the previous run:
// iir_variable_filter
module iir_variable_filter
#(
    parameter DATA_IN_WIDTH  = 16,
    parameter DATA_OUT_WIDTH = 32,
    parameter TAP_WIDTH      = 16,
    parameter FF_TAP_COUNT   = 4,
    parameter FB_TAP_COUNT   = 3,
    parameter NUM_LP_FILTERS = 20
)
(
    input  wire                               clk,
    input  wire                               reset_n,
    input  wire        [8:0]                  filter_index,
    input  wire signed [DATA_IN_WIDTH-1:0]    data_in,
    output wire signed [DATA_OUT_WIDTH-1:0]   data_out
);
Size: about 8600 cells after synthesis, roughly 120 flip-flops, roughly 74000 um2 of cells after synthesis.
clock: 3.54 ns
lec_check: 0
abc_area: 1
cap_margin: 20
core_margin: 2
core_utilization: 62
cts_cluster_diameter: 393
cts_cluster_size: 95
slew_margin: 20
run.sh (not shown) runs the stock make flow with config.mk's settings and CLKGATE_MAP_FILE=.
Although it ran to completion, the previous run produced a layout that fails the final checks because of setup timing.
Input changes introduced in the current run (baseline for comparison: the previous run):
Settings: changing CORE_UTILIZATION from 62 to 60; removing CTS_CLUSTER_DIAMETER (formerly 393); removing CTS_CLUSTER_SIZE (formerly 95); removing ABC_AREA (formerly 1); changing the clock period (ns, I/O delays scaled along) from 3.54 to 14.7.
[summary]
The current run: PASS, flow complete, no timing, DRC or antenna violations. The previous run -> stages 100% | layout checks FAIL | setup timing. The previous run → the current run: number of nets at the end of the flow now smaller; synthesized cell count now smaller. [compare] base=the previous run new=the current run: final non-filler cell area went down by 6.8%, area fraction in full adders, half adders and majority gates went down by 0.40 points, length in cells of the worst reg-to-reg path went up by 3, die area went up by about 4%, AND-OR/OR-AND share of the synthesized area went up by 0.91 points. The current run vs the previous run on critical path depth: the current run is the lower one. For the current run, the worst hold path class was reg2reg, unlike the previous run, where it was in2async. The current run gives less all-layer global routing usage than the previous run did.

* * *

Starting RTL as in the previous note.
clock: 8.34 ns
lec_check: 0
abc_area: 1
cap_margin: 10
core_aspect_ratio: 1.11
core_margin: 2
core_utilization: 72
cts_cluster_size: 10
hold_slack_margin: 0.29
slew_margin: 30
tns_end_percent: 10
The baseline completed and failed the layout checks on setup timing.
==> next run, changes <==
Settings changed: ABC_AREA 1 to not set, CORE_ASPECT_RATIO 1.11 to not set, CTS_CLUSTER_DIAMETER set to 356, CTS_CLUSTER_SIZE 10 to not set, HOLD_SLACK_MARGIN 0.29 to not set, PLACE_DENSITY_LB_ADDON set to 0.01, SETUP_SLACK_MARGIN set to 2.67, SLEW_MARGIN 30 to 20, TNS_END_PERCENT 10 to not set.
Clock period 8.34 ns to 9.15 ns, I/O delays scaled along.
The changed run finished but fails on setup timing.
Global-route usage went down by 7.1 points.
Non-clock buffer count falls by 139.
Via count shrinks by a little under a tenth.
Final cell count went down by a little under a tenth.
Sequential share of layout area hardly moves.
Register-to-register slack gains 0.52 ns.
Routed wire length falls by roughly a tenth.

* * *

Starting RTL as in the previous note.
clock: 8.18 ns
lec_check: 0
abc_area: 1
cap_margin: 20
core_margin: 2
core_utilization: 72
cts_cluster_diameter: 396
cts_cluster_size: 99
place_density: 0.42
slew_margin: 20
tns_end_percent: 5
The starting point reached the layout checks and failed them: negative setup slack.
==> next run, changes <==
CAP_MARGIN = 40   (was 20)
CTS_CLUSTER_SIZE = 13   (was 99)
PLACE_DENSITY = unset   (was 0.42)
SETUP_SLACK_MARGIN = 1.37   (was unset)
TNS_END_PERCENT = unset   (was 5)
clock period = 6.81 ns   (was 8.18 ns; I/O delays follow)
After rerunning: The changed run finished but failed the layout checks on negative setup slack. Worst setup slack loses 1.1 ns. Wire length is higher by 4.0%. Final area rises by 0.48%. Area after synthesis does not change. Synthesized cell count stays the same. Final cell count barely changes. Sequential share of layout area stays flat. Clock skew rose by 0.0052 ns.
==> next run, changes <==
ABC_AREA = unset   (was 1)
CAP_MARGIN = 20   (was 40)
CORE_UTILIZATION = 65   (was 72)
CTS_CLUSTER_DIAMETER = unset   (was 396)
CTS_CLUSTER_SIZE = unset   (was 13)
SETUP_SLACK_MARGIN = unset   (was 1.37)
clock period = 16.0 ns   (was 6.81 ns; I/O delays follow)
Effect:
- With this change the flow produced a clean layout
- clock skew is about the same
- sequential share of layout area is higher by 0.38 points
- non-clock buffer count is lower by 950
- worst setup slack improves by 5.2 ns
- flip-flop count stays the same
==> next run, changes <==
ABC_AREA = 1   (was unset)
CORE_UTILIZATION = 51   (was 65)
CTS_CLUSTER_SIZE = 95   (was unset)
clock period = 3.02 ns   (was 16.0 ns; I/O delays follow)
After rerunning: Now the flow finished but fails on negative setup slack; flip-flop count is unchanged; design area increases by 14%; first-iteration DRC count grows by 30%; final cell count is higher by 22%; via count goes up by 13%; clock-buffer cell count came out lower by 1.

* * *

Setup of purple:
iir_variable_filter again, from the RTL that the note above started with.
export LEC_CHECK = 0
export ABC_AREA = 1
export CAP_MARGIN = 5
export CORE_ASPECT_RATIO = 0.68
export CORE_MARGIN = 2
export CORE_UTILIZATION = 71
export CTS_CLUSTER_DIAMETER = 238
export HOLD_SLACK_MARGIN = -0.09
export SLEW_MARGIN = 20
create_clock -name core_clock -period 8.3 [get_ports {clk}]
In purple the implementation completed, yet the final layout does not meet the checks, the culprit being setup timing.
#### Input delta (red over purple)
==> flow/config.mk <==
export PLATFORM = sky130hd
export DESIGN_NAME = iir_variable_filter
export DESIGN_NICKNAME = iir_variable_filter
export VERILOG_FILES = /design/flow/design.v
export SDC_FILE = /design/flow/constraint.sdc
export NUM_CORES = 4
export LEC_CHECK = 0
export CAP_MARGIN = 20
export CORE_MARGIN = 2
export CORE_UTILIZATION = 64
export SLEW_MARGIN = 20
==> flow/constraint.sdc <==
create_clock -name core_clock -period 4.77 [get_ports {clk}]
set_input_delay 0.9540 -clock core_clock [delete_from_list [all_inputs] [get_ports {clk}]]
set_output_delay 0.9540 -clock core_clock [all_outputs]
set_load 0.01 [all_outputs]
- The flow for red finished, though final verification flagged setup timing.
- Relative to purple, average wire per standard cell has decreased by 2.8 um in red.
- In red the met1 layer usage reported by global route turned out 18 points lower than in purple.
- red against purple: logic share of the area has increased, number of antenna violations at the first check in global routing has increased, design area has increased.
